==> flow/config.mk <==
export PLATFORM = sky130hd
export DESIGN_NAME = alu_top
export DESIGN_NICKNAME = alu_top
export VERILOG_FILES = /design/flow/design.v
export SDC_FILE = /design/flow/constraint.sdc
export NUM_CORES = 4
export LEC_CHECK = 0
export CAP_MARGIN = 10
export CELL_PAD_IN_SITES_GLOBAL_PLACEMENT = 3
export CORE_MARGIN = 2
export CORE_UTILIZATION = 40
export CTS_CLUSTER_SIZE = 24
export HOLD_SLACK_MARGIN = 0.02
export MAX_ROUTING_LAYER = met4
export SLEW_MARGIN = 35
export TNS_END_PERCENT = 45
==> flow/constraint.sdc <==
create_clock -name core_clock -period 8.07 [get_ports {clk}]
set_input_delay 1.6140 -clock core_clock [delete_from_list [all_inputs] [get_ports {clk}]]
set_output_delay 1.6140 -clock core_clock [all_outputs]
set_load 0.01 [all_outputs]
==> flow/design.v <==
module ALU (A, B, ALU_Sel, ALU_Out, Carryout, Overflow);
parameter ADD  = 0;
parameter SUB  = 1;
parameter MUL_HIGH = 2;
parameter MUL_LOW = 3;
input [31:0] A;
input [31:0] B;
input [3:0] ALU_Sel;
output [31:0] ALU_Out;
output Carryout;
output Overflow;
reg[31:0] ALU_32Result;
reg[63:0] ALU_64Result;
always @(*)
begin
    ALU_32Result = 32'h00000000;
    ALU_64Result = 64'h0000000000000000;
    case(ALU_Sel)
        ADD:        ALU_32Result = A + B;
        SUB:        ALU_32Result = A - B;
        MUL_HIGH:	ALU_64Result = A * B;
        MUL_LOW:	ALU_64Result = A * B;
        default:
        begin
            ALU_32Result = 32'h00000000;
            ALU_64Result = 64'h0000000000000000;
        end
    endcase
end
assign ALU_Out = (ALU_Sel == MUL_LOW)? ALU_64Result[31:0]: (ALU_Sel == MUL_HIGH)? ALU_64Result[63:32]:ALU_32Result[31:0];
assign Carryout = 1'b0;
assign Overflow = 1'b0;
endmodule
module alu_top (
    input             clk,
    input      [31:0] A,
    input      [31:0] B,
    input      [3:0]  ALU_Sel,
    output reg [31:0] ALU_Out,
    output reg        Carryout,
    output reg        Overflow
);
reg [31:0] a_q, b_q;
reg [3:0]  sel_q;
wire [31:0] out_d;
wire        carry_d, ovf_d;
ALU u_alu (
    .A(a_q), .B(b_q), .ALU_Sel(sel_q),
    .ALU_Out(out_d), .Carryout(carry_d), .Overflow(ovf_d)
);
always @(posedge clk) begin
    a_q      <= A;
    b_q      <= B;
    sel_q    <= ALU_Sel;
    ALU_Out  <= out_d;
    Carryout <= carry_d;
    Overflow <= ovf_d;
end
endmodule
==> flow/run.sh <==
#!/bin/bash
# the make line also repeats each setting of config.mk as NAME=value (left out here)
make -C /OpenROAD-flow-scripts/flow DESIGN_CONFIG=/design/flow/config.mk WORK_HOME=/design/flow/orfs CLKGATE_MAP_FILE= finish
==> results of run 1 <==
==> repair_timing <==
action,in CTS,in global routing
endpoints found under the setup margin,0,18
endpoints found under the hold margin,0,0
buffers inserted,0,2
gates resized,0,33
==> layout make-up <==
type                    instances  area share
clock buffers                   9     0.00529
clock inverters                 7     0.00232
flip-flops and latches        100      0.0475
repair buffers                334      0.0772
well taps                    1265      0.0372
multi-input cells            2996       0.751
inverters                     899      0.0793
diodes                          1   0.0000588
==> per-layer routing <==
metal,vias up,wire length [um]
met1,15000,55600
met3,95,3400
met4,0,2050
met5,-,0
met2,441,63600
li1,12800,-
==> stage by stage <==
step	util	hold WS [ns]	setup TNS (ns)
after floorplan	-	0.597	0
after global placement	0.443	0.804	0
after detailed placement	0.443	0.810	0
after CTS	0.447	0.829	0
after global routing	0.448	0.876	-0.00124
final	0.448	0.832	0
==> run summary, run 1 <==
Synthesis and place-and-route results.

- The violation tally from detailed-route iteration zero is 1327.
- In the floorplan report the effective utilization is 0.403.
- The worst hold path stage count is 2.
- The number of gates on the worst path with buffers counted is 25.
- The placed standard-cell area is about 42000 um^2.
- The first-pass GRT wire length is 196000 um.
- The insertion delay to the later sink of the worst-skew pair is around 0.43 ns.
- Looking at area per cell type in the netlist, the leader is sky130_fd_sc_hd__fa_1.
- The maximum buffer depth of the clock tree is 2.
- After detailed routing, the average wire length per cell comes to about 22 um.
- The endpoint of the worst hold path is reported as ALU_Out[25].
- The cell-mix breakdown from Yosys lists the compound-gate area share as 0.0640.
- The level count of the clock H-tree is 3.
- According to the floorplan report, the total die area is a little under 100000 um^2.
- The source of the worst hold timing path is sel_q[1].
- The part of the cycle the worst path needs is 0.971.
- Yosys stat counts roughly 4300 cells in the synthesized netlist.
- For this run, the top clock speed supported by timing is between 100 and 150 MHz.
- The total global routing track utilization is 0.274.
- The stage logs contain a warning count of 29.
- The overall routed net length is between 100000 and 150000 um.
- The total half-perimeter wirelength after legalization and detailed placement is around 110000 um.
- The number of buffers added by the clock tree synthesis step is 9.
- Endpoints with negative setup slack in the final report add up to 0.
- The cell with the most instances on the worst path is sky130_fd_sc_hd__fa_1.
- Across the run, the number of max-cap violations was 0.
- Among all cell types in the netlist, the one instantiated most often is sky130_fd_sc_hd__inv_1.
- Counting flops with an async set or reset pin after synthesis yields a share of 0.
- The synthesis log from Yosys contains 2 warnings.
- From left edge to right edge, the die measures 313 um.
- The largest stage delay on the critical path is between 0.5 and 0.6 ns.
- STA reports a reg2reg setup slack of 0.24 ns.
- The pin count of the biggest net entering global routing is 36.
- The dominant synthesized flop cell is sky130_fd_sc_hd__dfxtp_1.
- The mapped netlist covers approximately 38000 um^2.
- The register area is ~2000 um^2.
- Global routing put the most usage on met2.
- The worst slack at placement is between 0.05 and 0.06 ns.
- The global-route congestion overflow total is 0.
- The end of the worst register-to-register path is ALU_Out[6].
- For the worst flop-to-flop path, the logic depth is 25.
- The worst setup path startpoint is b_q[2].
- The post-cts hold-fix buffer tally is 0.
- In the routed design, unresolved DRC markers number 0.
- The part of the Yosys area used for sequential elements is 0.0523.
- At the worst endpoint, the arrival time is just over 8 ns.
- On met3, the global router reports a usage of 0.0199.
- According to the I/O placement log, the pin count is 103.
- Measured against its own limit, the worst slew margin works out to 0.388.
- Summing all multi-input logic gate instances after layout gives roughly 32000 um^2.
- The flow measured a signed area growth from synthesis to layout of 11.1%.
- The met1 usage in global routing is 0.359.
- For the final database, setup skew stands at ~0.018 ns.
- Among the non-sequential cells, adder cells take the most area.
- The fraction of the mapped netlist area in simple logic gates is 0.176.
- Counting tap cells, the placed design contains a total of 5592 instances.
- For the worst setup path, the data required time is about 8.4 ns.
- The type of the worst min-delay path is reg -> reg.
- The largest individual stage delay along the critical path comes from the cell sky130_fd_sc_hd__fa_1.
- The type of the worst setup path is reg -> reg.
- After layout, the worst setup slack is roughly 0.24 ns.
- Across all layers, the routed design uses roughly 28000 vias.
- After synthesis, the netlist uses approximately 74 different library cells.
- Per the post-synthesis report, the number of cells in the design is roughly 4300.
- Grouping stages by cell kind, the critical path spends the most delay in adder cells.
- In this run, the synthesized area fraction spent on adder and majority cells is recorded as 0.566.
- The end point of the critical path is ALU_Out[6].
- The via count of the first global-routing pass is 31700.
- The number of enable-type register cells in the synthesized netlist is 0.
- The average vias per placed instance is 5.06.
- By count the netlist is led by sky130_fd_sc_hd__inv_1, sky130_fd_sc_hd__fa_1, sky130_fd_sc_hd__and2_1.
- The remaining number of nets flagged by the antenna check after routing is 0.
- After floorplanning, the core was sized to cover roughly 95000 um^2.
- Once layout is done, the placed cells without fillers occupy 42600 um^2.
- The number of search-and-repair iterations in the first detailed-routing pass is 5.
- During placement, the flow inserted port buffers numbering roughly 100.
- For reference, the top cells by area after synthesis are sky130_fd_sc_hd__fa_1, sky130_fd_sc_hd__ha_1, sky130_fd_sc_hd__and2_1.
- The number of antenna violations at the first check in global routing is 4.
- The final hold violation count is 0.
- The registers of the reported paths see a clock transition of ~0.10 ns.
- The root buffer cell chosen for the clock tree is sky130_fd_sc_hd__clkbuf_16.
- The share of Yosys cell area claimed by the top area cell type is 0.469.
- The final net count is between 5000 and 6000.
- met2 track demand over resource after global routing is 0.474.
- Per the synthesis report, the XOR/XNOR share of the synthesized area is 0.0249.
- In this run the critical register-to-register path is launched from b_q[2].
- The measured slew at the worst slew-check pin is around 0.92 ns.
- The kind of end point of the critical path is a register.
- The y dimension of the die is 313 um.
- For this design, the sink count on the clock tree is 100.
- The buffers plus inverters on the worst setup path is 7.
- Per the timing report, the biggest fanout along the worst path comes to 15.
- After synthesis, the share of cell area in mux cells is 0.00287.
- The final standard cell count with taps included and fillers excluded is 5611.
- The time the final worst path needs with I/O delays and setup is between 7 and 8 ns.
- The synthesized design contains roughly 100 register bits.
- The run finished with no timing, DRC or antenna violations.
- The yosys synthesis chip area is between 30000 and 40000 um^2.
- The type of origin of the critical path is a register.
- The congestion estimate from routability-driven global placement came to ~0.85.
- According to the floorplan log, the row count is between 100 and 150.
- Counting pins that exceed their max-slew limit in the final report gives 0.
- The filler cells instantiated in the layout total about 9500.
- The average footprint of a synthesized cell is 9.00 um^2.
- The clock tree from TritonCTS is yes.
==> run 2, diff against run 1 <==
- ABC_AREA: unset -> 1
- CAP_MARGIN: 10 -> 15
- CELL_PAD_IN_SITES_GLOBAL_PLACEMENT: 3 -> unset
- CORE_ASPECT_RATIO: unset -> 1.03
- CORE_UTILIZATION: 40 -> 70
- CTS_CLUSTER_DIAMETER: unset -> 357
- CTS_CLUSTER_SIZE: 24 -> 50
- GPL_ROUTABILITY_DRIVEN: unset -> 1
- HOLD_SLACK_MARGIN: 0.02 -> unset
- MAX_ROUTING_LAYER: met4 -> unset
- MIN_ROUTING_LAYER: unset -> met1
- PLACE_DENSITY: unset -> 0.6
- SETUP_SLACK_MARGIN: unset -> 0.96
- SLEW_MARGIN: 35 -> 20
- TNS_END_PERCENT: 45 -> 15
- clock period: 8.07 -> 3.36 ns (I/O delays scaled with it)
==> run 2 against run 1 <==
Effect of this change:
- now fails the layout checks on setup timing
- synthesized cell count up 35%
- routed wire length up 24%
- clock-buffer cell count unchanged
- sequential cell count unchanged
- core utilization rose by 39 points
- clock skew rose by 0.0064 ns
==> run summary, run 2 <==
Synthesis and place-and-route results.

- The overall routed net length was 155000 um (+24%).
- The number of buffers added by the clock tree synthesis step is 9 (unchanged).
- The time the final worst path needs with I/O delays and setup is 7.27 ns (-0.564 ns).
- The final weighted congestion in routability-driven placement came to 1.03 (+22%).
- The total global routing track utilization came to 0.496 (+0.222).
- The final hold violation count is 0 (unchanged).
- The pin count of the biggest net entering global routing came to 33 (-8.3%).
- The worst path required time was 3.73 ns (-4.65 ns).
- The post-synthesis sequential element count is 100 (unchanged).
- The arrival time of the worst setup path is 7.64 ns (-0.50 ns).
- CTS placed an instance of sky130_fd_sc_hd__clkbuf_16 at the clock tree root.
- The remaining number of nets flagged by the antenna check after routing is 0 (unchanged).
- The fraction of synthesized area in multiplexers is 0 (-0.00287).
- Among the stages of the critical path, the cell type that occurs most often is sky130_fd_sc_hd__fa_1.
- The number of OpenROAD warnings was 32 (+10%).
- The cell area after synthesis is 41400 um^2 (+8.0%).
- The path depth of the worst reg2reg path is 26 (+4.0%).
- The violation tally from detailed-route iteration zero was 5071 (+280%).
- The type of origin of the critical path is a register.
- The number of antenna violations at the first check in global routing is 24 (+20).
- The setup-violating endpoint count in the final report is 32 (+32).
- The worst hold path stage count is 1 (-1).
- The overall via count from detail_route is 40400 (+42%).
- The final total negative setup slack was -122.01 ns (-122.01 ns).
- The level count of the clock H-tree is 3 (unchanged).
- The peak clock frequency supported by timing is 138 MHz (+7.8%).
- The worst slack at placement came to -3.55 ns (-3.60 ns).
- The first-pass GRT wire length is 228000 um (+16%).
- The number of max-slew violations in the final report is 0 (unchanged).
- The yosys synthesis chip area is 41400 um^2 (+8.0%).
- The y dimension of the die is 251 um (-20%).
- The library cell with the largest summed area after synthesis is sky130_fd_sc_hd__fa_1.
- The average vias per placed instance was 5.79 (+15%).
- The largest family of logic cells by area is adder cells.
- The number of maximum-capacitance violations came to 0 (unchanged).
- The reg-to-reg startpoint is b_q[10].
- The final net count was 7436 (+33%).
- The average footprint of a synthesized cell is 7.22 um^2 (-20%).
- The post-route clock skew is 0.0240 ns (+0.00644 ns).
- In this run the layout check failures are setup timing.
- The count of unique library cells instantiated by Yosys is 41 (-45%).
- The number of top-level pins was 103 (unchanged).
- The core box area was 58600 um^2 (-38%).
- The type of the worst min-delay path is in -> reg.
- The global-route congestion overflow total is 0 (unchanged).
- The remaining routing DRC violations came to 0 (unchanged).
- The kind of end point of the critical path is a register.
- The part of the cycle the worst path needs is 2.16 (+1.19).
- The fraction of the mapped netlist area in simple logic gates is 0.207 (+0.0315).
- The headroom to the max-slew limit is 0.342 (-0.0462).
- The number of gates on the worst path with buffers counted is 26 (+4.0%).
- The insertion delay to the later sink of the worst-skew pair was 0.42 ns (about the same).
- The post-synthesis cell count was 5727 (+35%).
- The horizontal die dimension is 244 um (-22%).
- The relative area change from synthesis to final layout is 18.8%.
- The worst setup margin was -3.91 ns (-4.15 ns).
- The via count of the first global-routing pass is 42500 (+34%).
- The maximum buffer depth of the clock tree was 2 (unchanged).
- The share of Yosys cell area claimed by the top area cell type is 0.434 (-0.0348).
- The library cell contributing the largest single delay on the critical path is sky130_fd_sc_hd__fa_1.
- Setup repair after global routing could not meet its margin everywhere.
- The setup slack of the worst register-to-register path came to -3.91 ns (-4.15 ns).
- The core utilization before placement is 0.707 (+0.303).
- TritonCTS built the clock tree.
- The worst min-delay path endpoint is sel_q[3].
- The final standard cell count with taps included and fillers excluded was 6971 (+24%).
- The placed cell count is 6919 (+24%).
- The number of enable-type register cells in the synthesized netlist is 0 (unchanged).
- The type of the worst setup path is reg -> reg.
- The average detailed-routed wire length per instance is 22.2 um (about the same).
- The adder and majority gate portion of the synthesized area is 0.524 (-0.0420).
- The post-cts hold-fix buffer tally is 0 (unchanged).
- The core utilization of the finished layout is 0.839 (+0.391).
- The measured slew at the worst slew-check pin is 0.977 ns (+0.0612 ns).
- Following the worst setup path forward leads to its endpoint at ALU_Out[0].
- For reference, the top cells by count after synthesis are sky130_fd_sc_hd__inv_1, sky130_fd_sc_hd__nand2_1, sky130_fd_sc_hd__fa_1.
- The fraction of the mapped netlist area in compound gates is 0.0267 (-0.0373).
- The share of flip-flops with an asynchronous set or reset after synthesis is 0 (unchanged).
- The part of the Yosys area used for sequential elements was 0.0484 (-0.00388).
- The top cell type by instance count after synthesis is sky130_fd_sc_hd__inv_1.
- The number of buffers added on ports came to 100 (unchanged).
- The number of search-and-repair iterations in the first detailed-routing pass is 10 (+5).
- The overall die area is 61100 um^2 (-38%).
- Looking at hold timing, the worst path starts from ALU_Sel[3].
- After synthesis, the cell types taking the most area are sky130_fd_sc_hd__fa_1, sky130_fd_sc_hd__inv_1, sky130_fd_sc_hd__nand2_1.
- The site row count is 90 (-20%).
- The total half-perimeter wirelength after legalization and detailed placement came to 117000 um (+11%).
- The largest stage delay on the critical path is 0.95 ns (+0.40 ns).
- The buffers plus inverters on the worst setup path was 7 (unchanged).
- The number of sinks driven by the clock tree came to 100 (unchanged).
- The flow ran to the end, but the layout failed its checks.
- The number of warning messages in the yosys log is 2 (unchanged).
- The synthesized-area fraction occupied by xor and xnor cells is 0.00910 (-0.0158).
- The yosys stat cell total is 5727 (+35%).
- The timing report attributes the biggest portion of critical-path delay to adder cells.
- The worst setup path startpoint is b_q[10].
- The end of the worst register-to-register path is ALU_Out[0].
- The dominant synthesized flop cell is sky130_fd_sc_hd__dfxtp_1.
- The highest fanout seen on the critical path came to 18 (+3).
- The post-CTS clock slew at the launch and capture registers of the worst setup and hold paths came to 0.10 ns (about the same).
[run 2: cell type report]
cell class / count / area [um^2]
Clock inverter: 7 / 103
Inverter: 1787 / 6710
Sequential cell: 100 / 2030
Antenna cell: 10 / 25.0
Fill cell: 3369 / 9410
Tap cell: 782 / 978
Clock buffer: 9 / 225
Multi-Input combinational cell: 3602 / 32800
Timing Repair Buffer: 674 / 6320
[run 2: layer usage]
metal,part of all wire,routed length (um),global-route usage,vias up
met3,0.16,24200,0.191,1229
met2,0.43,66500,0.777,3246
li1,-,-,-,16900
met5,0.0054,838,0.00715,-
met1,0.32,49400,0.577,18900
met4,0.091,14100,0.304,37
[run 2: repair_timing]
action / in CTS / in global routing
buffers inserted: 12 / 9
gates cloned: 3 / 2
endpoints found under the setup margin: 32 / 32
pin swaps: 73 / 38
gates resized: 176 / 73
[run 2: per-stage QoR]
stage	hold slack, ns	area (um^2)
after floorplan	0.581	42100
after global placement	0.727	47600
after detailed placement	0.745	47600
after CTS	0.676	48800
after global routing	0.674	49100
final	0.682	49100
==> run 3, diff against run 2 <==
- ABC_AREA: 1 -> unset
- CORE_UTILIZATION: 70 -> 66
- CTS_CLUSTER_DIAMETER: 357 -> unset
- CTS_CLUSTER_SIZE: 50 -> unset
- SETUP_SLACK_MARGIN: 0.96 -> unset
- TNS_END_PERCENT: 15 -> 75
- clock period: 3.36 -> 6.67 ns (I/O delays scaled with it)
==> run 3 against run 2 <==
Effect of this change:
- the layout still fails its checks (setup timing)
- first-iteration DRC count decreased by 54%
- synthesized area decreased by 7.4%
- largest cell class unchanged
- fmax decreased by 2.1%
- final cell count decreased by 22%
- synthesized cell count decreased by 26%
- register-to-register slack improved by 3.2 ns
- routed wire length decreased by 24%
- design area decreased by 6.4%
==> run summary, run 3 <==
Synthesis and place-and-route results.

- The type of the worst min-delay path is reg -> reg.
- The setup slack of the worst register-to-register path is -0.75 ns (+3.16 ns).
- The time the final worst path needs with I/O delays and setup is 7.42 ns (+0.152 ns).
- The path depth of the worst reg2reg path is 25 (-3.8%).
- The worst setup margin is -0.752 ns (+3.16 ns).
- According to the timing report, the critical path is launched from a_q[19].
- The measured slew at the worst slew-check pin is 0.891 ns (-0.0862 ns).
- The yosys stat cell total is 4257 (-26%).
- The arrival time of the worst setup path is 7.69 ns (+0.05 ns).
- The y dimension of the die is 248 um (-0.90%).
- The number of antenna violations at the first check in global routing is 5 (-79%).
- The flow ran to the end, but the layout failed its checks.
- The post-route clock skew was 0.0168 ns (-0.00718 ns).
- The average footprint of a synthesized cell came to 9.00 um^2 (+25%).
- The placed standard-cell area is 44000 um^2 (-7.6%).
- The root buffer cell chosen for the clock tree is sky130_fd_sc_hd__clkbuf_16.
- Among the non-sequential cells, adder cells take the most area.
- The number of max-slew violations in the final report is 0 (unchanged).
- Setup repair after global routing could not meet its margin everywhere.
- The clock tree from TritonCTS is yes.
- Among all cell types in the netlist, the one instantiated most often is sky130_fd_sc_hd__inv_1.
- The most numerous cell type found on the critical path is sky130_fd_sc_hd__fa_1.
- The final hold violation count is 0 (unchanged).
- The number of buffers added by the clock tree synthesis step is 9 (unchanged).
- The worst path required time is 6.94 ns (+3.21 ns).
- The site row count is 89 (-1.1%).
- The number of warning messages in the yosys log is 2 (unchanged).
- The share of Yosys cell area claimed by the top area cell type was 0.469 (+0.0348).
- The cell area after synthesis is 38300 um^2 (-7.4%).
- The library cell with the largest summed area after synthesis is sky130_fd_sc_hd__fa_1.
- The part of the Yosys area used for sequential elements is 0.0523 (+0.00388).
- The worst setup path is launched from a register.
- The via count of the first global-routing pass is 33200 (-22%).
- The overall die area came to 60000 um^2 (-1.8%).
- The global-route congestion overflow total is 0 (unchanged).
- The post-cts hold-fix buffer tally is 0 (unchanged).
- The fraction of synthesized area in multiplexers is 0.00287 (+0.00287).
- The total half-perimeter wirelength after legalization and detailed placement is 96600 um (-18%).
- The largest stage delay on the critical path is 0.56 ns (-0.39 ns).
- The setup-violating endpoint count in the final report came to 32 (unchanged).
- The violation tally from detailed-route iteration zero came to 2351 (-54%).
- The buffers plus inverters on the worst setup path is 6 (-1).
- The register area is 2080 um^2 (+2.3%).
- The core utilization of the finished layout came to 0.802 (-0.0370).
- The highest fanout seen on the critical path is 17 (-1).
- For the worst reg-to-reg path, the endpoint reported by OpenROAD is ALU_Out[6].
- The level count of the clock H-tree is 3 (unchanged).
- The synthesized-area fraction occupied by xor and xnor cells is 0.0249 (+0.0158).
- The worst min-delay path endpoint is ALU_Out[0].
- The pin count of the biggest net entering global routing came to 36 (+9.1%).
- The total global routing track utilization came to 0.402 (-0.0944).
- The library cell contributing the largest single delay on the critical path is sky130_fd_sc_hd__or4b_4.
- The number of top-level pins is 103 (unchanged).
- The number of OpenROAD warnings is 32 (unchanged).
- The final weighted congestion in routability-driven placement is 0.992 (-4.0%).
- The final net count came to 5911 (-21%).
- The peak clock frequency supported by timing is 135 MHz (-2.1%).
- The horizontal die dimension is 241 um (-0.90%).
- Grouping stages by cell kind, the critical path spends the most delay in adder cells.
- The layout checks failed on setup timing.
- The insertion delay to the later sink of the worst-skew pair was 0.39 ns (-0.03 ns).
- The average detailed-routed wire length per instance was 21.6 um (-2.9%).
- The part of the cycle the worst path needs is 1.11 (-1.05).
- The overall via count from detail_route is 31000 (-23%).
- The share of flip-flops with an asynchronous set or reset after synthesis is 0 (unchanged).
- The fill cell total of the finished layout was 3854 (+14%).
- The first-pass GRT wire length came to 183000 um (-20%).
- By area the synthesized netlist is led by sky130_fd_sc_hd__fa_1, sky130_fd_sc_hd__ha_1, sky130_fd_sc_hd__and2_1.
- The post-synthesis sequential element count is 100 (unchanged).
- The kind of end point of the critical path is a register.
- The relative area change from synthesis to final layout is 20.1%.
- The multi-input gate area in the final layout is 33100 um^2 (+1.1%).
- Looking at hold timing, the worst path starts from a_q[0].
- The core box area is 57300 um^2 (-2.1%).
- The count of unique library cells instantiated by Yosys is 74 (+80%).
- The fraction of the mapped netlist area in compound gates was 0.0640 (+0.0373).
- The number of maximum-capacitance violations is 0 (unchanged).
- The fraction of the mapped netlist area in simple logic gates is 0.176 (-0.0315).
- For reference, the most critical setup path is categorized as reg -> reg.
- The remaining routing DRC violations is 0 (unchanged).
- The number of gates on the worst path with buffers counted is 25 (-3.8%).
- The reg-to-reg startpoint is a_q[19].
- The post-synthesis cell count came to 4257 (-26%).
- The core utilization before placement was 0.668 (-0.0387).
- The maximum buffer depth of the clock tree is 2 (unchanged).
- The post-CTS clock slew at the launch and capture registers of the worst setup and hold paths came to 0.09 ns (about the same).
- The number of sinks driven by the clock tree is 100 (unchanged).
- The adder and majority gate portion of the synthesized area is 0.566 (+0.0420).
- By count the netlist is led by sky130_fd_sc_hd__inv_1, sky130_fd_sc_hd__fa_1, sky130_fd_sc_hd__and2_1.
- The post-route cell area is 46000 um^2 (-6.4%).
- The number of search-and-repair iterations in the first detailed-routing pass was 6 (-4).
- The overall routed net length is 117000 um (-24%).
- The remaining number of nets flagged by the antenna check after routing was 0 (unchanged).
- The headroom to the max-slew limit is 0.406 (+0.0644).
- The number of buffers added on ports is 100 (unchanged).
- The end point of the critical path is ALU_Out[6].
- For this run, the leading register cell type out of synthesis is sky130_fd_sc_hd__dfxtp_1.
- The yosys synthesis chip area is 38300 um^2 (-7.4%).
- The number of enable-type register cells in the synthesized netlist is 0 (unchanged).
- The worst hold path stage count came to 3 (+2).
- The average vias per placed instance was 5.70 (-1.5%).
[run 3: routing by layer]
metal | global-route usage | up-vias | share of wire
met2 | 0.649 | 1419 | 0.48
met3 | 0.0827 | 333 | 0.089
met1 | 0.529 | 15700 | 0.38
met4 | 0.168 | 6 | 0.055
met5 | 0 | - | 0.00040
li1 | - | 13500 | -
[run 3: area by class of cell]
cell class | count | area share
flip-flops and latches | 100 | 0.0451
multi-input cells | 2996 | 0.720
repair buffers | 643 | 0.134
clock inverters | 7 | 0.00174
diodes | 4 | 0.000218
inverters | 899 | 0.0733
well taps | 773 | 0.0210
clock buffers | 9 | 0.00489
[run 3: metrics by stage]
step	instances	setup slack (ns)	TNS, ns	hold slack [ns]
after floorplan	4258	-0.319	-1.53	0.597
after global placement	5365	-0.912	-20.29	0.842
after detailed placement	5365	-0.964	-21.48	0.861
after CTS	5400	-0.618	-14.51	0.881
after global routing	5429	-0.896	-22.02	0.914
final	5431	-0.752	-16.55	0.905
[run 3: what timing repair did]
action | in CTS | in global routing
buffers inserted | 19 | 28
gates cloned | 2 | 7
pin swaps | 67 | 101
resized | 160 | 149
endpoints found under the setup margin | 32 | 32
==> run 4, diff against run 3 <==
- CAP_MARGIN: 15 -> 35
- CORE_ASPECT_RATIO: 1.03 -> unset
- CORE_UTILIZATION: 66 -> 72
- CTS_CLUSTER_SIZE: unset -> 49
- GPL_ROUTABILITY_DRIVEN: 1 -> unset
- HOLD_SLACK_MARGIN: unset -> 0.29
- MIN_ROUTING_LAYER: met1 -> unset
- PLACE_DENSITY: 0.6 -> 0.64
- TNS_END_PERCENT: 75 -> unset
- clock period: 6.67 -> 6.73 ns (I/O delays scaled with it)
==> run 4 against run 3 <==
Effect of this change:
- the layout still fails its checks (setup timing)
- global-route usage up 5.6 points
- fmax down 2.1%
- first-iteration DRC count up 37%
- clock skew up 0.0046 ns
- non-clock buffer count down 6
- critical path type unchanged
==> run summary, run 4 <==
Synthesis and place-and-route results.

- The final hold violation count is 0 (unchanged).
- The part of the Yosys area used for sequential elements came to 0.0523 (unchanged).
- OpenSTA lists the critical path endpoint as ALU_Out[31].
- TritonCTS built the clock tree.
- The fraction of synthesized area in multiplexers is 0.00287 (unchanged).
- The maximum buffer depth of the clock tree is 2 (unchanged).
- According to the hold report, the worst path is of the reg -> reg type.
- The placed standard-cell area is 44000 um^2 (about the same).
- The timing report shows that the slowest cell on the worst path is sky130_fd_sc_hd__fa_2.
- The average detailed-routed wire length per instance is 23.7 um (+9.8%).
- The type of origin of the critical path is a register.
- The setup-violating endpoint count in the final report was 32 (unchanged).
- The worst path required time is 7.00 ns (+0.06 ns).
- The synthesized-area fraction occupied by xor and xnor cells is 0.0249 (unchanged).
- The largest stage delay on the critical path is 0.61 ns (+0.05 ns).
- The flow measured a signed area growth from synthesis to layout of 19.8%.
- The critical path is of the reg -> reg type.
- The fraction of the mapped netlist area in compound gates was 0.0640 (unchanged).
- The number of enable-type register cells in the synthesized netlist is 0 (unchanged).
- The number of sinks driven by the clock tree is 100 (unchanged).
- The share of Yosys cell area claimed by the top area cell type was 0.469 (unchanged).
- The arrival time of the worst setup path is 7.85 ns (+0.16 ns).
- The total half-perimeter wirelength after legalization and detailed placement is 99800 um (+3.3%).
- The average footprint of a synthesized cell came to 9.00 um^2 (unchanged).
- The overall routed net length is 127000 um (+8.0%).
- The peak clock frequency supported by timing came to 132 MHz (-2.1%).
- The buffers plus inverters on the worst setup path is 6 (unchanged).
- The fraction of the mapped netlist area in simple logic gates came to 0.176 (unchanged).
- The worst setup path is captured at a register.
- OpenSTA lists the critical path startpoint as a_q[8].
- The post-synthesis cell count is 4257 (unchanged).
- The remaining routing DRC violations is 0 (unchanged).
- The y dimension of the die is 235 um (-5.6%).
- The run finished, with violations left.
- The number of max-slew violations in the final report is 0 (unchanged).
- The dominant synthesized flop cell is sky130_fd_sc_hd__dfxtp_1.
- The via count of the first global-routing pass is 35700 (+7.5%).
- The headroom to the max-slew limit was 0.462 (+0.0561).
- The number of warning messages in the yosys log was 2 (unchanged).
- The setup slack of the worst register-to-register path is -0.85 ns (-0.10 ns).
- The core utilization before placement is 0.729 (+0.0610).
- The cell with the most instances on the worst path is sky130_fd_sc_hd__fa_1.
- The post-synthesis sequential element count is 100 (unchanged).
- The average vias per placed instance is 6.11 (+7.1%).
- The final weighted congestion in routability-driven placement is 1.01 (+1.8%).
- The time the final worst path needs with I/O delays and setup is 7.58 ns (+0.156 ns).
- The reg-to-reg startpoint is a_q[8].
- The number of gates on the worst path with buffers counted came to 25 (unchanged).
- The kind of cell adding the most delay to the critical path is adder cells.
- The first-pass GRT wire length is 194000 um (+6.1%).
- The overall die area is 55100 um^2 (-8.2%).
- The final net count is 5905 (-0.10%).
- The post-route clock skew is 0.0214 ns (+0.00459 ns).
- The global-route congestion overflow total came to 0 (unchanged).
- The pin count of the biggest net entering global routing is 36 (unchanged).
- The total global routing track utilization is 0.458 (+0.0560).
- The yosys stat cell total is 4257 (unchanged).
- The level count of the clock H-tree is 3 (unchanged).
- The cell area after synthesis is 38300 um^2 (unchanged).
- The post-route cell area came to 45900 um^2 (-0.24%).
- The library cell with the largest summed area after synthesis is sky130_fd_sc_hd__fa_1.
- The horizontal die dimension is 235 um (-2.8%).
- The final standard cell count with taps included and fillers excluded came to 5340 (-1.7%).
- The core utilization of the finished layout is 0.873 (+0.0711).
- The overall via count from detail_route is 32600 (+5.3%).
- The worst slack at placement is -0.968 ns (-0.00395 ns).
- The number of top-level pins was 103 (unchanged).
- The endpoint of the worst hold path is reported as ALU_Out[27].
- The most frequently used library cell after synthesis is sky130_fd_sc_hd__inv_1.
- The remaining number of nets flagged by the antenna check after routing came to 0 (unchanged).
- The number of OpenROAD warnings was 32 (unchanged).
- A clean result was blocked by setup timing.
- The violation tally from detailed-route iteration zero is 3218 (+37%).
- The core box area is 52600 um^2 (-8.4%).
- The measured slew at the worst slew-check pin came to 0.807 ns (-0.0841 ns).
- The part of the cycle the worst path needs is 1.13 (+0.0133).
- The number of antenna violations at the first check in global routing came to 11 (+6).
- The share of flip-flops with an asynchronous set or reset after synthesis is 0 (unchanged).
- The number of search-and-repair iterations in the first detailed-routing pass is 6 (unchanged).
- By count the netlist is led by sky130_fd_sc_hd__inv_1, sky130_fd_sc_hd__fa_1, sky130_fd_sc_hd__and2_1.
- The largest family of logic cells by area is adder cells.
- The path depth of the worst reg2reg path is 25 (unchanged).
- The worst setup margin is -0.848 ns (-0.0961 ns).
- The source of the worst hold timing path is sel_q[2].
- The end of the worst register-to-register path is ALU_Out[31].
- The count of unique library cells instantiated by Yosys is 74 (unchanged).
- By area the synthesized netlist is led by sky130_fd_sc_hd__fa_1, sky130_fd_sc_hd__ha_1, sky130_fd_sc_hd__and2_1.
- Clock tree synthesis selected as its root buffer the cell sky130_fd_sc_hd__clkbuf_16.
- The site row count came to 84 (-5.6%).
- The yosys synthesis chip area is 38300 um^2 (unchanged).
- The post-CTS clock slew at the launch and capture registers of the worst setup and hold paths was 0.08 ns (about the same).
- The number of buffers added by the clock tree synthesis step is 9 (unchanged).
- The placed cell count came to 5282 (-1.5%).
- The highest fanout seen on the critical path is 5 (-12).
- The adder and majority gate portion of the synthesized area is 0.566 (unchanged).
- The number of maximum-capacitance violations is 0 (unchanged).
- The insertion delay to the later sink of the worst-skew pair is 0.40 ns (about the same).
- Setup repair after global routing could not meet its margin everywhere.
- The number of buffers added on ports is 100 (unchanged).
- The worst hold path stage count is 2 (-1).
[run 4: final cells by class]
cell class / count / area (um^2)
tap: 688 / 861
clock buffer: 10 / 229
sequential: 100 / 2050
clock inverter: 6 / 105
timing repair buffer: 637 / 6220
fill: 2684 / 6650
multi-input combinational: 2996 / 33000
inverter: 899 / 3370
antenna: 4 / 10.0
[run 4: stage by stage]
step                hold WS (ns)  TNS (ns)
finish                     0.892    -20.30
global route               0.925    -24.85
CTS                        0.891    -13.87
detailed placement         0.868    -21.04
global placement           0.850    -18.20
floorplan                  0.597    -0.896
[run 4: repair_timing]
action / in CTS / in global routing
pin swaps: 69 / 84
cloned: 4 / 3
setup endpoints to repair: 32 / 32
setup buffers: 18 / 21
gates resized: 166 / 130
hold buffers: 0 / 0
[run 4: metal layers]
layer / share of wire / wire length [um] / global-route usage / up-vias
li1: - / - / - / 13400
met1: 0.34 / 42500 / 0.560 / 16200
met2: 0.46 / 58700 / 0.735 / 2246
met3: 0.12 / 15100 / 0.121 / 712
met4: 0.081 / 10200 / 0.269 / 14
met5: 0.00081 / 103 / 0 / -
==> run 5, diff against run 4 <==
- CAP_MARGIN: 35 -> 20
- CTS_CLUSTER_SIZE: 49 -> unset
- HOLD_SLACK_MARGIN: 0.29 -> -0.09
- PLACE_DENSITY: 0.64 -> 0.65
- SETUP_SLACK_MARGIN: unset -> 0.92
- TNS_END_PERCENT: unset -> 40
- clock period: 6.73 -> 6.23 ns (I/O delays scaled with it)
==> run 5 against run 4 <==
Effect of this change:
- the layout still fails its checks (setup timing)
- critical path depth increased by 1
- die size did not move
- design area decreased by 0.51%
- non-clock buffer count increased by 10
- critical path type unchanged
- setup slack got worse by 0.47 ns
- global-route usage is 1.9 points lower
- critical endpoint is now ALU_Out[19]
- final cell count is 0.17% higher
- first-iteration DRC count decreased by 7.9%
- synthesized cell count is the same
- clock skew fell by 0.0036 ns
- fmax up 0.34%
==> run summary, run 5 <==
Synthesis and place-and-route results.

- The flow ran to the end, but the layout failed its checks.
- The checks that failed were setup timing.
- The number of sinks driven by the clock tree is 100 (unchanged).
- The core utilization before placement is 0.729 (unchanged).
- TritonCTS built the clock tree.
- The number of OpenROAD warnings is 32 (unchanged).
- The setup-violating endpoint count in the final report is 32 (unchanged).
- The dominant synthesized flop cell is sky130_fd_sc_hd__dfxtp_1.
- The cell area after synthesis came to 38300 um^2 (unchanged).
- The relative area change from synthesis to final layout is 19.2%.
- In the synthesized netlist, the cells that appear most often are sky130_fd_sc_hd__inv_1, sky130_fd_sc_hd__fa_1, sky130_fd_sc_hd__and2_1.
- sky130_fd_sc_hd__fa_1 takes more of the synthesized area than any other cell.
- The path depth of the worst reg2reg path is 26 (+4.0%).
- The share of flip-flops with an asynchronous set or reset after synthesis was 0 (unchanged).
- The number of max-slew violations in the final report was 0 (unchanged).
- The endpoint of the worst hold path is reported as ALU_Out[25].
- The post-route clock skew is 0.0179 ns (-0.00356 ns).
- The arrival time of the worst setup path is 7.76 ns (-0.09 ns).
- The site row count was 84 (unchanged).
- The pin count of the biggest net entering global routing is 36 (unchanged).
- The horizontal die dimension is 235 um (unchanged).
- The post-CTS clock slew at the launch and capture registers of the worst setup and hold paths is 0.09 ns (about the same).
- The synthesized-area fraction occupied by xor and xnor cells is 0.0249 (unchanged).
- The part of the cycle the worst path needs was 1.21 (+0.0863).
- The via count of the first global-routing pass is 35200 (-1.3%).
- The number of enable-type register cells in the synthesized netlist was 0 (unchanged).
- Setup repair after global routing could not meet its margin everywhere.
- The highest fanout seen on the critical path is 15 (+10).
- The setup slack of the worst register-to-register path is -1.32 ns (-0.47 ns).
- The total global routing track utilization is 0.439 (-0.0187).
- The critical path starts at b_q[10].
- The remaining routing DRC violations is 0 (unchanged).
- The kind of end point of the critical path is a register.
- The endpoint identified for the worst register-to-register timing path is ALU_Out[19].
- The first-pass GRT wire length is 186000 um (-3.9%).
- The number of buffers added on ports came to 100 (unchanged).
- The final net count came to 5915 (+0.17%).
- The count of unique library cells instantiated by Yosys is 74 (unchanged).
- The final hold violation count came to 0 (unchanged).
- The share of Yosys cell area claimed by the top area cell type is 0.469 (unchanged).
- The reg-to-reg startpoint is b_q[10].
- The average footprint of a synthesized cell came to 9.00 um^2 (unchanged).
- The average vias per placed instance is 5.98 (-2.0%).
- The level count of the clock H-tree is 3 (unchanged).
- The critical path is of the reg -> reg type.
- The number of buffers added by the clock tree synthesis step is 9 (unchanged).
- The number of maximum-capacitance violations is 0 (unchanged).
- The post-route cell area was 45700 um^2 (-0.51%).
- The worst slack at placement is -1.35 ns (-0.377 ns).
- Broken down by cell family, the worst path's largest delay share belongs to adder cells.
- The y dimension of the die is 235 um (unchanged).
- The worst setup path is launched from a register.
- The headroom to the max-slew limit is 0.463 (+0.000474).
- The remaining number of nets flagged by the antenna check after routing was 0 (unchanged).
- The violation tally from detailed-route iteration zero is 2963 (-7.9%).
- The yosys synthesis chip area is 38300 um^2 (unchanged).
- The global-route congestion overflow total is 0 (unchanged).
- The fill cell total of the finished layout came to 2668 (-0.60%).
- The post-synthesis cell count is 4257 (unchanged).
- The top cell type by instance count after synthesis is sky130_fd_sc_hd__inv_1.
- The overall die area is 55100 um^2 (unchanged).
- The worst setup margin came to -1.32 ns (-0.474 ns).
- The overall routed net length is 120000 um (-4.8%).
- The number of search-and-repair iterations in the first detailed-routing pass is 6 (unchanged).
- The adder and majority gate portion of the synthesized area is 0.566 (unchanged).
- For reference, the top cells by area after synthesis are sky130_fd_sc_hd__fa_1, sky130_fd_sc_hd__ha_1, sky130_fd_sc_hd__and2_1.
- The maximum buffer depth of the clock tree is 2 (unchanged).
- The fraction of the mapped netlist area in compound gates is 0.0640 (unchanged).
- STA reports the tightest min-delay check as being of type reg -> reg.
- The core box area is 52600 um^2 (unchanged).
- The number of warning messages in the yosys log is 2 (unchanged).
- The buffers plus inverters on the worst setup path is 7 (+1).
- The average detailed-routed wire length per instance is 22.5 um (-5.0%).
- The part of the Yosys area used for sequential elements is 0.0523 (unchanged).
- The slowest stage of the critical path is the sky130_fd_sc_hd__fa_1 cell.
- The number of gates on the worst path with buffers counted came to 26 (+4.0%).
- The time the final worst path needs with I/O delays and setup is 7.55 ns (-0.0256 ns).
- The fraction of synthesized area in multiplexers is 0.00287 (unchanged).
- The tree is rooted in a sky130_fd_sc_hd__clkbuf_16.
- The placed standard-cell area is 44200 um^2 (+0.45%).
- The insertion delay to the later sink of the worst-skew pair was 0.40 ns (about the same).
- The measured slew at the worst slew-check pin is 0.806 ns (-0.000711 ns).
- By area, the combinational part of the netlist is dominated by adder cells.
- Following the worst setup path forward leads to its endpoint at ALU_Out[19].
- The total half-perimeter wirelength after legalization and detailed placement came to 97500 um (-2.2%).
- The final weighted congestion in routability-driven placement was 1.02 (+1.2%).
- The peak clock frequency supported by timing came to 132 MHz (+0.34%).
- The fraction of the mapped netlist area in simple logic gates is 0.176 (unchanged).
- The overall via count from detail_route was 32000 (-1.8%).
- The number of antenna violations at the first check in global routing is 4 (-7).
- The yosys stat cell total is 4257 (unchanged).
- Per the hold report, the tightest min-delay path originates at sel_q[0].
- The number of top-level pins came to 103 (unchanged).
- The largest stage delay on the critical path is 0.66 ns (+0.05 ns).
- The worst path required time was 6.44 ns (-0.56 ns).
- The post-synthesis sequential element count was 100 (unchanged).
- The worst hold path stage count came to 2 (unchanged).
run 5: metrics by stage:
step                      TNS [ns]   util  std cells  hold slack (ns)
final                       -35.99  0.869       5349            0.860
after global routing        -41.00  0.869       5346            0.876
after CTS                   -31.73  0.859       5332            0.833
after detailed placement    -38.00  0.842       5306            0.822
after global placement      -34.09  0.842       5306            0.821
after floorplan             -14.17      -       4258            0.597
run 5: what timing repair did:
action	4_1_cts	5_1_grt
cloned	1	2
hold buffers	0	0
setup endpoints to repair	32	32
pin swaps	61	72
buffers inserted	9	12
hold endpoints to repair	0	0
gates resized	129	101
run 5: final cells by class:
cell class	instances	area, um^2	share of cell area
Sequential cell	100	2060	0.0451
Multi-Input combinational cell	2996	32800	0.719
Inverter	899	3370	0.0739
Antenna cell	3	7.51	0.000164
Timing Repair Buffer	647	6220	0.136
Clock buffer	9	225	0.00493
Tap cell	688	861	0.0189
Clock inverter	7	78.8	0.00173
run 5: routing by layer:
metal,vias up,track usage,share of wire
li1,13500,-,-
met1,16100,0.542,0.35
met2,1827,0.726,0.48
met3,597,0.0942,0.096
met4,4,0.236,0.071
met5,-,0,0.00022
==> run 6, diff against run 5 <==
- ABC_AREA: unset -> 1
- CAP_MARGIN: 20 -> 0
- CORE_ASPECT_RATIO: unset -> 1.03
- CTS_CLUSTER_DIAMETER: unset -> 357
- CTS_CLUSTER_SIZE: unset -> 50
- GPL_ROUTABILITY_DRIVEN: unset -> 0
- MIN_ROUTING_LAYER: unset -> met1
- PLACE_DENSITY: 0.65 -> 0.6
- SETUP_SLACK_MARGIN: 0.92 -> 0.96
- TNS_END_PERCENT: 40 -> 15
- clock period: 6.23 -> 3.36 ns (I/O delays scaled with it)
==> run 6 against run 5 <==
Effect of this change:
- the layout still fails its checks (setup timing)
- critical endpoint is now ALU_Out[2]
- critical path depth down 1
- core utilization down 1.6 points
- routed wire length up 9.0%
==> run summary, run 6 <==
Synthesis and place-and-route results.

- The run finished, with violations left.
- The reasons given for failing layout checks are setup timing.
- The number of gates on the worst path with buffers counted is 25 (-3.8%).
- The path depth of the worst reg2reg path came to 25 (-3.8%).
- The fraction of synthesized area in multiplexers is 0 (-0.00287).
- STA lists the startpoint of the worst hold path as A[25].
- In this run the layout overhead on the synthesized area is reported as 17.6%.
- The horizontal die dimension came to 240 um (+2.4%).
- The headroom to the max-slew limit is 0.380 (-0.0830).
- The time the final worst path needs with I/O delays and setup was 6.76 ns (-0.795 ns).
- The final total negative setup slack was -104.26 ns (-68.27 ns).
- The post-route cell area is 48700 um^2 (+6.6%).
- The pin count of the biggest net entering global routing is 33 (-8.3%).
- The overall die area came to 59400 um^2 (+7.9%).
- The measured slew at the worst slew-check pin is 0.921 ns (+0.115 ns).
- The remaining number of nets flagged by the antenna check after routing came to 0 (unchanged).
- Among all stages on the critical path, the largest delay is contributed by sky130_fd_sc_hd__fa_1.
- The synthesis report names the predominant flop master as sky130_fd_sc_hd__dfxtp_1.
- The global-route congestion overflow total is 0 (unchanged).
- The final hold violation count is 0 (unchanged).
- The violation tally from detailed-route iteration zero is 3230 (+9.0%).
- The worst path required time came to 3.65 ns (-2.79 ns).
- The site row count is 89 (+6.0%).
- In the hold report, the worst path ends at a_q[25].
- The number of warning messages in the yosys log is 2 (unchanged).
- The synthesized-area fraction occupied by xor and xnor cells is 0.00910 (-0.0158).
- The number of enable-type register cells in the synthesized netlist is 0 (unchanged).
- The final net count is 7405 (+25%).
- The total half-perimeter wirelength after legalization and detailed placement came to 108000 um (+11%).
- The arrival time of the worst setup path came to 7.05 ns (-0.71 ns).
- The reg-to-reg startpoint is a_q[26].
- The yosys stat cell total is 5727 (+35%).
- The share of Yosys cell area claimed by the top area cell type is 0.434 (-0.0348).
- By count the netlist is led by sky130_fd_sc_hd__inv_1, sky130_fd_sc_hd__nand2_1, sky130_fd_sc_hd__fa_1.
- The largest stage delay on the critical path came to 0.56 ns (-0.10 ns).
- The core box area is 57000 um^2 (+8.5%).
- The setup slack of the worst register-to-register path is -3.40 ns (-2.07 ns).
- The insertion delay to the later sink of the worst-skew pair came to 0.41 ns (about the same).
- The maximum buffer depth of the clock tree is 2 (unchanged).
- By startpoint and endpoint, the worst setup path is classified as reg -> reg.
- Setup repair after global routing could not meet its margin everywhere.
- The core utilization before placement is 0.726 (-0.00317).
- The adder and majority gate portion of the synthesized area is 0.524 (-0.0420).
- The worst hold-check slack came to 0.693 ns (-0.167 ns).
- The count of unique library cells instantiated by Yosys was 41 (-45%).
- The share of flip-flops with an asynchronous set or reset after synthesis is 0 (unchanged).
- The overall via count from detail_route is 38100 (+19%).
- The cell that appears most often on the critical path is sky130_fd_sc_hd__fa_1.
- The launch point of the critical path was reported as a_q[26].
- The worst hold path stage count is 1 (-1).
- The post-synthesis sequential element count is 100 (unchanged).
- The number of top-level pins is 103 (unchanged).
- The library cell with the largest summed area after synthesis is sky130_fd_sc_hd__fa_1.
- The fraction of the mapped netlist area in compound gates is 0.0267 (-0.0373).
- The setup-violating endpoint count in the final report is 32 (unchanged).
- The via count of the first global-routing pass is 40000 (+14%).
- The number of maximum-capacitance violations is 0 (unchanged).
- The end point of the critical path is ALU_Out[2].
- The kind of end point of the critical path is a register.
- The placed standard-cell area is 47500 um^2 (+7.3%).
- In this design, the largest share of critical-path delay is due to adder cells.
- The overall routed net length is 131000 um (+9.0%).
- The number of search-and-repair iterations in the first detailed-routing pass is 7 (+1).
- The first-pass GRT wire length was 208000 um (+12%).
- The remaining routing DRC violations is 0 (unchanged).
- The post-synthesis cell count came to 5727 (+35%).
- Per the timing report, the most critical flop-to-flop path finishes at ALU_Out[2].
- The top cell type by instance count after synthesis is sky130_fd_sc_hd__inv_1.
- The cell area after synthesis was 41400 um^2 (+8.0%).
- The post-route clock skew was 0.0109 ns (-0.00691 ns).
- The number of sinks driven by the clock tree is 100 (unchanged).
- The average detailed-routed wire length per instance was 19.0 um (-16%).
- The peak clock frequency supported by timing came to 148 MHz (+12%).
- The average vias per placed instance is 5.51 (-8.0%).
- The root buffer selected by CTS is sky130_fd_sc_hd__clkbuf_16.
- The fill cell total of the finished layout is 3600 (+35%).
- The average footprint of a synthesized cell is 7.22 um^2 (-20%).
- The part of the cycle the worst path needs is 2.01 (+0.799).
- The total global routing track utilization is 0.466 (+0.0273).
- The largest family of logic cells by area is adder cells.
- The clock tree from TritonCTS is yes.
- The highest fanout seen on the critical path is 8 (-7).
- The type of the worst min-delay path is in -> reg.
- The fraction of the mapped netlist area in simple logic gates came to 0.207 (+0.0315).
- STA classifies the critical path startpoint as a register.
- The post-CTS clock slew at the launch and capture registers of the worst setup and hold paths is 0.09 ns (about the same).
- The part of the Yosys area used for sequential elements is 0.0484 (-0.00388).
- The y dimension of the die is 247 um (+5.4%).
- The post-cts hold-fix buffer tally was 0 (unchanged).
- The level count of the clock H-tree is 3 (unchanged).
- The number of buffers added by the clock tree synthesis step came to 9 (unchanged).
- After synthesis, the cell types taking the most area are sky130_fd_sc_hd__fa_1, sky130_fd_sc_hd__inv_1, sky130_fd_sc_hd__nand2_1.
- The buffers plus inverters on the worst setup path is 7 (unchanged).
- The number of max-slew violations in the final report was 0 (unchanged).
- The worst setup margin is -3.40 ns (-2.07 ns).
- The number of buffers added on ports is 100 (unchanged).
- The number of antenna violations at the first check in global routing is 7 (+3).
- The number of OpenROAD warnings is 32 (unchanged).
- The yosys synthesis chip area is 41400 um^2 (+8.0%).
- The core utilization of the finished layout was 0.853 (-0.0155).
## run 6: routing by layer
metal  global-route usage  routed length (um)  share of wire
met1                0.581               46100           0.35
met5                    0                  66        0.00050
met2                0.735               60100           0.46
met4                0.274                9010          0.069
met3                0.124               16100           0.12
## run 6: metrics by stage
stage | instances | worst slack (ns)
after floorplan | 5728 | -2.72
after global placement | 6882 | -3.43
after detailed placement | 6882 | -3.48
after CTS | 6919 | -3.23
after global routing | 6922 | -3.58
final | 6923 | -3.40
## run 6: cell type report
class	instances	area (um^2)	share of cell area
antenna	2	5.00	0.000103
clock buffer	9	225	0.00463
clock inverter	7	91.3	0.00188
inverter	1787	6710	0.138
multi-input combinational	3602	32600	0.669
sequential	100	2040	0.0420
tap	773	967	0.0199
timing repair buffer	643	6070	0.125
## run 6: timing repair
action	CTS	global route
gates cloned	3	0
pin swaps	54	21
setup buffers	18	2
resized	145	51
setup endpoints to repair	32	32
hold endpoints to repair	0	0
==> run 7, diff against run 6 <==
- ABC_AREA: 1 -> unset
- CAP_MARGIN: 0 -> 20
- CORE_ASPECT_RATIO: 1.03 -> 0.5
- CORE_MARGIN: 2 -> 10
- CORE_UTILIZATION: 72 -> 69
- CTS_CLUSTER_DIAMETER: 357 -> 284
- CTS_CLUSTER_SIZE: 50 -> 88
- GPL_ROUTABILITY_DRIVEN: 0 -> unset
- HOLD_SLACK_MARGIN: -0.09 -> 0.26
- MIN_ROUTING_LAYER: met1 -> unset
- PLACE_DENSITY: 0.6 -> 0.35
- SETUP_SLACK_MARGIN: 0.96 -> unset
- TNS_END_PERCENT: 15 -> 40
- clock period: 3.36 -> 9.0 ns (I/O delays scaled with it)
==> run 7 against run 6 <==
Effect of this change:
- now clean on timing, DRC and antenna
- synthesized cell count fell by 26%
- final cell count is 28% lower
- setup slack better by 3.7 ns
- fmax shrank 22%
- first-iteration DRC count shrank 16%
- design area is 17% lower
- register-to-register slack gained 3.7 ns
- sequential share of layout area grew 0.76 points
- clock skew up 0.015 ns
- routed wire length down 17%
- global-route usage shrank 13 points
- via count fell by 23%
==> run summary, run 7 <==
Synthesis and place-and-route results.

- The maximum buffer depth of the clock tree was 2 (unchanged).
- The via count of the first global-routing pass came to 31500 (-21%).
- Looking at the setup timing report, the critical path kind is reg -> reg.
- The measured slew at the worst slew-check pin is 1.13 ns (+0.214 ns).
- The count of unique library cells instantiated by Yosys is 74 (+80%).
- The global-route congestion overflow total was 0 (unchanged).
- The number of max-slew violations in the final report is 0 (unchanged).
- The fraction of the mapped netlist area in compound gates is 0.0640 (+0.0373).
- The setup fix buffers added after clock tree synthesis is 0 (-18).
- The worst slack at placement is 0.199 ns (+3.68 ns).
- The insertion delay to the later sink of the worst-skew pair is 0.41 ns (about the same).
- The met1 usage in global routing came to 0.469 (-0.112).
- The worst setup margin is 0.296 ns (+3.69 ns).
- The worst hold path stage count came to 2 (+1).
- The post-synthesis cell count is 4257 (-26%).
- The pin count of the biggest net entering global routing is 36 (+9.1%).
- The library cell contributing the largest single delay on the critical path is sky130_fd_sc_hd__dfxtp_1.
- The met3 track demand over resource in global routing came to 0.0824 (-0.0420).
- The share of Yosys cell area claimed by the top area cell type came to 0.469 (+0.0348).
- The overall die area is 65900 um^2 (+11%).
- The number of buffers added by the clock tree synthesis step is 9 (unchanged).
- The number of top-level pins is 103 (unchanged).
- The synthesis report lists the most area-consuming cells as sky130_fd_sc_hd__fa_1, sky130_fd_sc_hd__ha_1, sky130_fd_sc_hd__and2_1.
- In this run the critical register-to-register path is launched from b_q[8].
- The remaining number of nets flagged by the antenna check after routing is 0 (unchanged).
- The relative area change from synthesis to final layout is 5.73%.
- The top cell type by instance count after synthesis is sky130_fd_sc_hd__inv_1.
- The setup slack of the worst register-to-register path is 0.30 ns (+3.69 ns).
- The average vias per placed instance is 5.94 (+7.8%).
- The post-route clock skew was 0.0259 ns (+0.0149 ns).
- The violation tally from detailed-route iteration zero is 2727 (-16%).
- The share of flip-flops with an asynchronous set or reset after synthesis was 0 (unchanged).
- The y dimension of the die came to 187 um (-25%).
- The final total negative setup slack is 0 ns (+104.26 ns).
- Listed in order, past its start point the critical path passes buf_4, and2_1, fa_1, fa_1, inv_1, fa_1, fa_1, inv_1, fa_1, fa_1, fa_1, fa_1, ha_1, a21oi_1, a21boi_0, o21ba_2, o21a_1, o221a_2, o31ai_1, buf_4, a211oi_2, xor2_1, o221ai_1.
- Sorting the synthesized cells by how often they occur yields sky130_fd_sc_hd__inv_1, sky130_fd_sc_hd__fa_1, sky130_fd_sc_hd__and2_1.
- Sorting the Yosys area breakdown by cell type puts at the top sky130_fd_sc_hd__fa_1.
- The largest family of logic cells by area is adder cells.
- The number of warning messages in the yosys log is 2 (unchanged).
- The total global routing track utilization was 0.337 (-0.130).
- The overall routed net length is 109000 um (-17%).
- The overall via count from detail_route is 29500 (-23%).
- The first-pass GRT wire length is 175000 um (-16%).
- The end of the worst register-to-register path is ALU_Out[20].
- The highest fanout seen on the critical path is 17 (+9).
- The number of maximum-capacitance violations is 0 (unchanged).
- The part of the Yosys area used for sequential elements is 0.0523 (+0.00388).
- The yosys stat cell total is 4257 (-26%).
- The met2 capacity usage during global routing is 0.514 (-0.221).
- The largest stage delay on the critical path is 0.67 ns (+0.11 ns).
- The post-CTS clock slew at the launch and capture registers of the worst setup and hold paths was 0.10 ns (about the same).
- STA classifies the critical path startpoint as a register.
- The number of buffers added on ports is 100 (unchanged).
- The number of enable-type register cells in the synthesized netlist is 0 (unchanged).
- The site row count is 60 (-33%).
- The level count of the clock H-tree was 3 (unchanged).
- The buffers plus inverters on the worst setup path is 4 (-3).
- The final net count is 5486 (-26%).
- The dominant synthesized flop cell is sky130_fd_sc_hd__dfxtp_1.
- The yosys synthesis chip area is 38300 um^2 (-7.4%).
- The worst setup path is captured at a register.
- The number of search-and-repair iterations in the first detailed-routing pass is 7 (unchanged).
- The congestion estimate from routability-driven global placement came to 1.05.
- The kind of cell adding the most delay to the critical path is adder cells.
- The remaining routing DRC violations is 0 (unchanged).
- The arrival time of the worst setup path is 8.97 ns (+1.92 ns).
- The number of gates on the worst path with buffers counted is 23 (-8.0%).
- The final hold violation count is 0 (unchanged).
- The worst path required time was 9.27 ns (+5.62 ns).
- The routing layer with the top usage in global route is met2.
- The average detailed-routed wire length per instance came to 21.9 um (+15%).
- The cell area after synthesis came to 38300 um^2 (-7.4%).
- The number of OpenROAD warnings is 29 (-9.4%).
- The number of sinks driven by the clock tree is 100 (unchanged).
- The source of the worst hold timing path is sel_q[3].
- The core utilization before placement came to 0.705 (-0.0210).
- The tree is rooted in a sky130_fd_sc_hd__clkbuf_16.
- The cell with the most instances on the worst path is sky130_fd_sc_hd__fa_1.
- The post-synthesis sequential element count is 100 (unchanged).
- The worst min-delay path endpoint is ALU_Out[27].
- The core box area came to 54400 um^2 (-4.7%).
- The worst hold path belongs to the class reg -> reg.
- The fraction of the mapped netlist area in simple logic gates is 0.176 (-0.0315).
- Setup repair after global routing left no endpoint under its margin.
- The horizontal die dimension is 353 um (+47%).
- The headroom to the max-slew limit came to 0.242 (-0.137).
- The worst setup path startpoint is b_q[8].
- The clock tree from TritonCTS is yes.
- The number of antenna violations at the first check in global routing came to 4 (-3).
- The adder and majority gate portion of the synthesized area is 0.566 (+0.0420).
- The critical path ends at ALU_Out[20].
- The setup-violating endpoint count in the final report is 0 (-100%).
- The average footprint of a synthesized cell is 9.00 um^2 (+25%).
- The total half-perimeter wirelength after legalization and detailed placement came to 90800 um (-16%).
- The fraction of synthesized area in multiplexers is 0.00287 (+0.00287).
- The run finished with no timing, DRC or antenna violations.
- The synthesized-area fraction occupied by xor and xnor cells is 0.0249 (+0.0158).
- The path depth of the worst reg2reg path came to 23 (-8.0%).
- The part of the cycle the worst path needs is 0.967 (-1.04).
- The time the final worst path needs with I/O delays and setup came to 8.70 ns (+1.95 ns).
- The peak clock frequency supported by timing is 115 MHz (-22%).
[run 7: cell type report]
cell class | count | area (um^2)
sequential | 100 | 2010
inverter | 899 | 3370
fill | 4076 | 13900
timing repair buffer | 218 | 1940
antenna | 2 | 5.00
multi-input combinational | 2996 | 31900
clock buffer | 9 | 225
tap | 744 | 931
clock inverter | 7 | 86.3
[run 7: stage by stage]
step / instances / instance area, um^2 / hold WS, ns / utilization
floorplan: 4258 / 38300 / 0.597 / -
global placement: 4957 / 40200 / 0.849 / 0.739
detailed placement: 4957 / 40200 / 0.852 / 0.739
CTS: 4973 / 40500 / 0.846 / 0.745
global route: 4973 / 40500 / 0.877 / 0.745
finish: 4975 / 40500 / 0.893 / 0.745
[run 7: routing by layer]
metal  part of all wire  vias up  routed length [um]
met3               0.11      282               12500
li1                   -    12600                   -
met1               0.40    15100               43600
met5            0.00042        -                  46
met4              0.039        4                4290
met2               0.45     1545               48500
[run 7: repair_timing]
item                                   4_1_cts  5_1_grt
resized                                      0        6
setup endpoints to repair                    0        3
hold buffers                                 0        0
endpoints found under the hold margin        0        0
